==> 10-10 <==
==> flow/design.v <==
`timescale 1ns/1ps
`default_nettype none
module adder_1(a, b, c_in, sum, c_out);
input wire a, b, c_in;
output logic sum, c_out;
logic sum0;
logic sum1;
logic carry0;
logic carry1;
always_comb begin
  sum0 = a ^ b;
  sum = sum0 ^ c_in;
  carry0 = a & b;
  carry1 = sum0 & c_in;
  c_out = carry1 | carry0; 
end
endmodule
`timescale 1ns/1ps
`default_nettype none
module eight_input_adder(neighbors, sum);
input  wire [7:0] neighbors;
output logic [3:0] sum;
logic s1, c1, s2, c2, s3, c3, c4, s4, c5, c6;
adder_1 FA1 (.a(neighbors[0]), .b(neighbors[1]), .c_in(neighbors[2]), .sum(s1), .c_out(c1));
adder_1 FA2 (.a(neighbors[3]), .b(neighbors[4]), .c_in(neighbors[5]), .sum(s2), .c_out(c2));
adder_1 FA3 (.a(s1), .b(s2), .c_in(neighbors[6]), .sum(s3), .c_out(c3));
adder_1 HA1 (.a(s3), .b(neighbors[7]), .c_in(1'b0), .sum(sum[0]), .c_out(c4));
adder_1 FA4 (.a(c1), .b(c2), .c_in(c3), .sum(s4), .c_out(c5));
adder_1 HA2 (.a(s4), .b(c4), .c_in(1'b0), .sum(sum[1]), .c_out(c6));
adder_1 HA3 (.a(c5), .b(c6), .c_in(1'b0), .sum(sum[2]), .c_out(sum[3]));
endmodule
module equality_comparator(a, b, out);
input wire [3:0] a;
input wire [3:0] b;
output logic out;
logic [3:0] xor_out;
always_comb begin
    xor_out = a ^ b;
    out = ~xor_out[0] & ~xor_out[1] & ~xor_out[2] & ~xor_out[3];
end
endmodule
`default_nettype none
`timescale 1ns/1ps
module conway_cell(clk, rst, ena, state_0, state_d, state_q, neighbors);
input wire clk;
input wire rst;
input wire ena;
input wire state_0;
output logic state_d;
output logic state_q;
input wire [7:0] neighbors;
logic [3:0] sum;
eight_input_adder eight_input_adder_inst (.neighbors(neighbors), .sum(sum));
logic three_neighbors;
logic two_neighbors;
logic two_or_three_neighbors;
equality_comparator two_neighbors_comparator (.a(sum), .b(4'b0010), .out(two_neighbors));
equality_comparator three_neighbors_comparator (.a(sum), .b(4'b0011), .out(three_neighbors));
always_comb begin
	two_or_three_neighbors = three_neighbors | two_neighbors;
	state_d = (~ state_q & three_neighbors) | (state_q & two_or_three_neighbors);
end
always_ff @(posedge clk) begin : delay
	state_q <= rst ? state_0 : (ena ? state_d : state_q);
end 
endmodule
`default_nettype none  
module main(clk, rst, ena, state_0, cells);
parameter N = 16;  
parameter M = N + 2;  
input wire clk;
input wire rst;
input wire ena;
input wire [N*N-1:0] state_0;
output logic [N*N-1:0] cells;
wire [M*M-1:0] bordered_cells_q;  
wire [M*M-1:0] bordered_cells_d;
logic [M*M-1:0] bordered_cells_0;  
function int cell_index(int i, int j);
  cell_index = M*j + i;
endfunction
generate
  genvar i;
  genvar j;
  for (i = 0; i < M; i = i + 1) begin : cells_x
    for (j = 0; j < M; j = j + 1) begin : cells_y
      if ( (i > 0) && (i < (M-1)) && (j > 0) && (j < (M-1)) ) begin
        assign bordered_cells_0[cell_index(i, j)] = state_0[N*(j-1) + (i-1)];
        conway_cell CELL(
          .clk(clk), .rst(rst), .ena(ena),
          .neighbors({
            bordered_cells_q[cell_index(i-1, j-1)],
            bordered_cells_q[cell_index(i-1, j  )],
            bordered_cells_q[cell_index(i-1, j+1)],
            bordered_cells_q[cell_index(i  , j+1)],
            bordered_cells_q[cell_index(i+1, j+1)],
            bordered_cells_q[cell_index(i+1, j  )],
            bordered_cells_q[cell_index(i+1, j-1)],
            bordered_cells_q[cell_index(i  , j-1)]
          }),
          .state_0(bordered_cells_0[cell_index(i, j)]),
          .state_d(bordered_cells_d[cell_index(i, j)]),
          .state_q(bordered_cells_q[cell_index(i, j)])
        );
      end else begin  
        assign bordered_cells_0[cell_index(i,j)] = 1'b0;
        assign bordered_cells_q[cell_index(i,j)] = bordered_cells_0[cell_index(i,j)];
        assign bordered_cells_d[cell_index(i,j)] = 0;
      end
    end
  end
  for (i = 0; i < N; i = i + 1) begin : unborder
    always_comb begin
        cells[N*(i+1)-1:N*i] = bordered_cells_q[M*(i+2)-2:M*(i+1)+1];
    end
  end
endgenerate
endmodule
`default_nettype wire  
==> flow/run.sh <==
#!/bin/bash
# the make line also repeats each setting of config.mk as NAME=value (left out here)
make -C /OpenROAD-flow-scripts/flow DESIGN_CONFIG=/design/flow/config.mk WORK_HOME=/design/flow/orfs CLKGATE_MAP_FILE= finish
==> flow/config.mk <==
export PLATFORM = sky130hd
export DESIGN_NAME = main
export DESIGN_NICKNAME = main
export VERILOG_FILES = /design/flow/design.v
export SDC_FILE = /design/flow/constraint.sdc
export NUM_CORES = 4
export LEC_CHECK = 0
export ABC_AREA = 1
export CAP_MARGIN = 20
export CORE_MARGIN = 2
export CORE_UTILIZATION = 70
export CTS_CLUSTER_DIAMETER = 219
export PLACE_DENSITY_LB_ADDON = 0.27
export SLEW_MARGIN = 20
==> flow/constraint.sdc <==
create_clock -name core_clock -period 2.81 [get_ports {clk}]
set_input_delay 0.5620 -clock core_clock [delete_from_list [all_inputs] [get_ports {clk}]]
set_output_delay 0.5620 -clock core_clock [all_outputs]
set_load 0.01 [all_outputs]
==> inputs of 05-16, as changes to 10-10 <==
Settings changed: ABC_AREA 1 to not set, CORE_ASPECT_RATIO set to 0.73, CORE_MARGIN 2 to 4, CORE_UTILIZATION 70 to 30, CTS_CLUSTER_DIAMETER 219 to not set, GPL_ROUTABILITY_DRIVEN set to 0, MAX_ROUTING_LAYER set to met4, MIN_ROUTING_LAYER set to met2, PLACE_DENSITY set to 0.6, PLACE_DENSITY_LB_ADDON 0.27 to not set, TNS_END_PERCENT set to 25.
==> flow/constraint.sdc (replaced) <==
create_clock -name core_clock -period 5.0 [get_ports {clk}]
set_input_delay 1.0000 -clock core_clock [delete_from_list [all_inputs] [get_ports {clk}]]
set_output_delay 1.0000 -clock core_clock [all_outputs]
set_load 0.01 [all_outputs]
==> inputs of 05-02, as changes to 10-10 <==
Settings changed: ABC_AREA 1 to not set, CORE_UTILIZATION 70 to 42, CTS_CLUSTER_DIAMETER 219 to not set, PLACE_DENSITY set to 0.6, PLACE_DENSITY_LB_ADDON 0.27 to not set.
==> flow/constraint.sdc (replaced) <==
create_clock -name core_clock -period 3.66 [get_ports {clk}]
set_input_delay 0.7320 -clock core_clock [delete_from_list [all_inputs] [get_ports {clk}]]
set_output_delay 0.7320 -clock core_clock [all_outputs]
set_load 0.01 [all_outputs]
==> results <==
05-02 ran to the end with no violations. 10-10 failed in 5_1_grt on GRT-0232. 05-16 passed the timing, design-rule and antenna checks.
Against 05-02, the via count of 05-16 is larger by about 34%.
Area after synthesis: 05-16 is smaller than 10-10 (about 4%).
Sequential share of layout area: 05-02 is lower than 05-16 (0.41 points).
Synthesized cell count: 05-16 is lower than 10-10 (about 16%).
Between 05-02 and 05-16, the lower utilization is in 05-16 (gap 15 points).
